==> run F: inputs <==
## mips_core
module mips_core (
	input         clk,
	input         rst,           
	output [31:0] imem_addr,     
	input  [31:0] imem_rdata,    
	output [31:0] dmem_addr,     
	output [31:0] dmem_wdata,    
	output        dmem_we,       
	input  [31:0] dmem_rdata,    
	output        halt           
);
	wire pipeReset = rst;
	wire pipeWrite = 1'b1;
	wire syscall_D, syscall_E, syscall_M, syscall_W;
	wire [31:0] pcValue, pcNext;
	wire [31:0] pcPlus4_F, pcPlus4_D, pcPlus4_E;
	wire [31:0] pcOffsetNextInst_E;
	wire pcSrc;
	wire [31:0] instruction, instruction_D;
	wire [5:0] instrOpCode, instrFunct;
	wire [15:0] instrImm;
	wire [4:0] instrRs, instrRs_E;
	wire [4:0] instrRt, instrRt_E;
	wire [4:0] instrRd, instrRd_E;
	wire [4:0] instrShamt;
	wire [31:0] imm32_D, imm32_E;
	wire [31:0] regData1, regData1_E;
	wire [31:0] regData2, regData2_E, regData2_M;
	wire [31:0] writeData;
	wire [4:0] readReg1, readReg2;
	wire [4:0] writeReg_E, writeReg_M, writeReg;
	wire regWrite_D, regWrite_E, regWrite_M, regWrite;
	wire [31:0] aluOprd1, aluOprd2_FWD, aluOprd2;
	wire [4:0] aluShamt;
	wire [3:0] aluOp_D, aluOp;
	wire [31:0] aluResult, aluResult_M, aluResult_W;
	wire aluZero;
	wire [31:0] memDataOut, memDataOut_W;
	wire memWrite_D, memRead_D, loadFullWord_D, loadSigned_D;
	wire memWrite_E, memRead_E, loadFullWord_E, loadSigned_E;
	wire memWrite_M, memRead_M, loadFullWord_M, loadSigned_M;
	wire branch_D, aluSrc_D, regDst_D;
	wire branch_E, aluSrc_E, regDst_E;
	wire memToReg_D, memToReg_E, memToReg_M, memToReg_W;
	wire shift_D, shift_E;
	wire [1:0] fwdA, fwdB;
	assign pcPlus4_F = pcValue + 4;
	assign pcOffsetNextInst_E = pcPlus4_E + (imm32_E << 2);
	assign pcSrc = branch_E & aluZero;
	assign pcNext = pcSrc ? pcOffsetNextInst_E : pcPlus4_F;
	assign imem_addr = pcValue;
	assign instruction = imem_rdata;
	assign instrOpCode = instruction_D[31:26];
	assign instrRs = instruction_D[25:21];
	assign instrRt = instruction_D[20:16];
	assign instrRd = instruction_D[15:11];
	assign instrFunct = instruction_D[5:0];
	assign instrShamt = instruction_D[10:6];
	assign instrImm = instruction_D[15:0];
	assign syscall_D = (instruction_D == 32'h0000000c);
	SignExtender offsetSignExtender (imm32_D, instrImm, 1'b0);
  ...
==> flow/config.mk <==
export PLATFORM = sky130hd
export DESIGN_NAME = mips_core
export DESIGN_NICKNAME = mips_core
export VERILOG_FILES = /design/flow/design.v
export SDC_FILE = /design/flow/constraint.sdc
export NUM_CORES = 4
export LEC_CHECK = 0
export ABC_AREA = 1
export CAP_MARGIN = 30
export CELL_PAD_IN_SITES_DETAIL_PLACEMENT = 2
export CELL_PAD_IN_SITES_GLOBAL_PLACEMENT = 0
export CORE_ASPECT_RATIO = 0.96
export CORE_MARGIN = 2
export CORE_UTILIZATION = 70
export CTS_CLUSTER_DIAMETER = 33
export GPL_TIMING_DRIVEN = 0
export MIN_ROUTING_LAYER = met2
export SLEW_MARGIN = 20
==> flow/constraint.sdc <==
create_clock -name core_clock -period 13.3 [get_ports {clk}]
set_input_delay 2.6600 -clock core_clock [delete_from_list [all_inputs] [get_ports {clk}]]
set_output_delay 2.6600 -clock core_clock [all_outputs]
set_load 0.01 [all_outputs]
run.sh (not shown) runs the stock make flow with config.mk's settings and CLKGATE_MAP_FILE=.
==> run X: changes against run F <==
Settings changed: ABC_AREA 1 to not set, CAP_MARGIN 30 to 20, CELL_PAD_IN_SITES_DETAIL_PLACEMENT 2 to not set, CELL_PAD_IN_SITES_GLOBAL_PLACEMENT 0 to not set, CORE_ASPECT_RATIO 0.96 to not set, CORE_UTILIZATION 70 to 40, CTS_CLUSTER_DIAMETER 33 to not set, GPL_TIMING_DRIVEN 0 to not set, MIN_ROUTING_LAYER met2 to not set.
==> flow/constraint.sdc (replaced) <==
create_clock -name core_clock -period 10.0 [get_ports {clk}]
set_input_delay 2.0000 -clock core_clock [delete_from_list [all_inputs] [get_ports {clk}]]
set_output_delay 2.0000 -clock core_clock [all_outputs]
set_load 0.01 [all_outputs]
==> qor summary <==
metric	run X	run F
Outcome	finished clean	aborted with a tool error
Stage where the flow stopped	-	3_5_place_dp
YS chip area	70010 um^2	72150 um^2
Distinct cell type count of the synthesized netlist	93	59
Routability-driven placement congestion ratio	0.9892	1.645
Post-synth net total	4679	7839
Cell count after synthesis	4479	7639
Post-Synthesis Cell Area	70010 um^2	72150 um^2
Max-area cell share	43.92%	42.62%
Placement row count	153	115
AND-OR/OR-AND Cells, Area Fraction	6.257%	17.78%
Area fraction in xor and xnor cells	1.088%	0.8618%
Cell count in the Yosys report	4479	7639
Area share of fa/ha/maj cells after synthesis	2.427%	2.355%
Starting utilization of the core area	40.28%	70.53%
Synthesized area divided by synthesized cell count	15.63 um^2	9.446 um^2
Sequential fraction of the synthesis area	57.43%	55.73%
Chip area	178400 um^2	105700 um^2
Area fraction in and, or, nand and nor cells	5.994%	17.75%
Die width	422.4 um	331.7 um
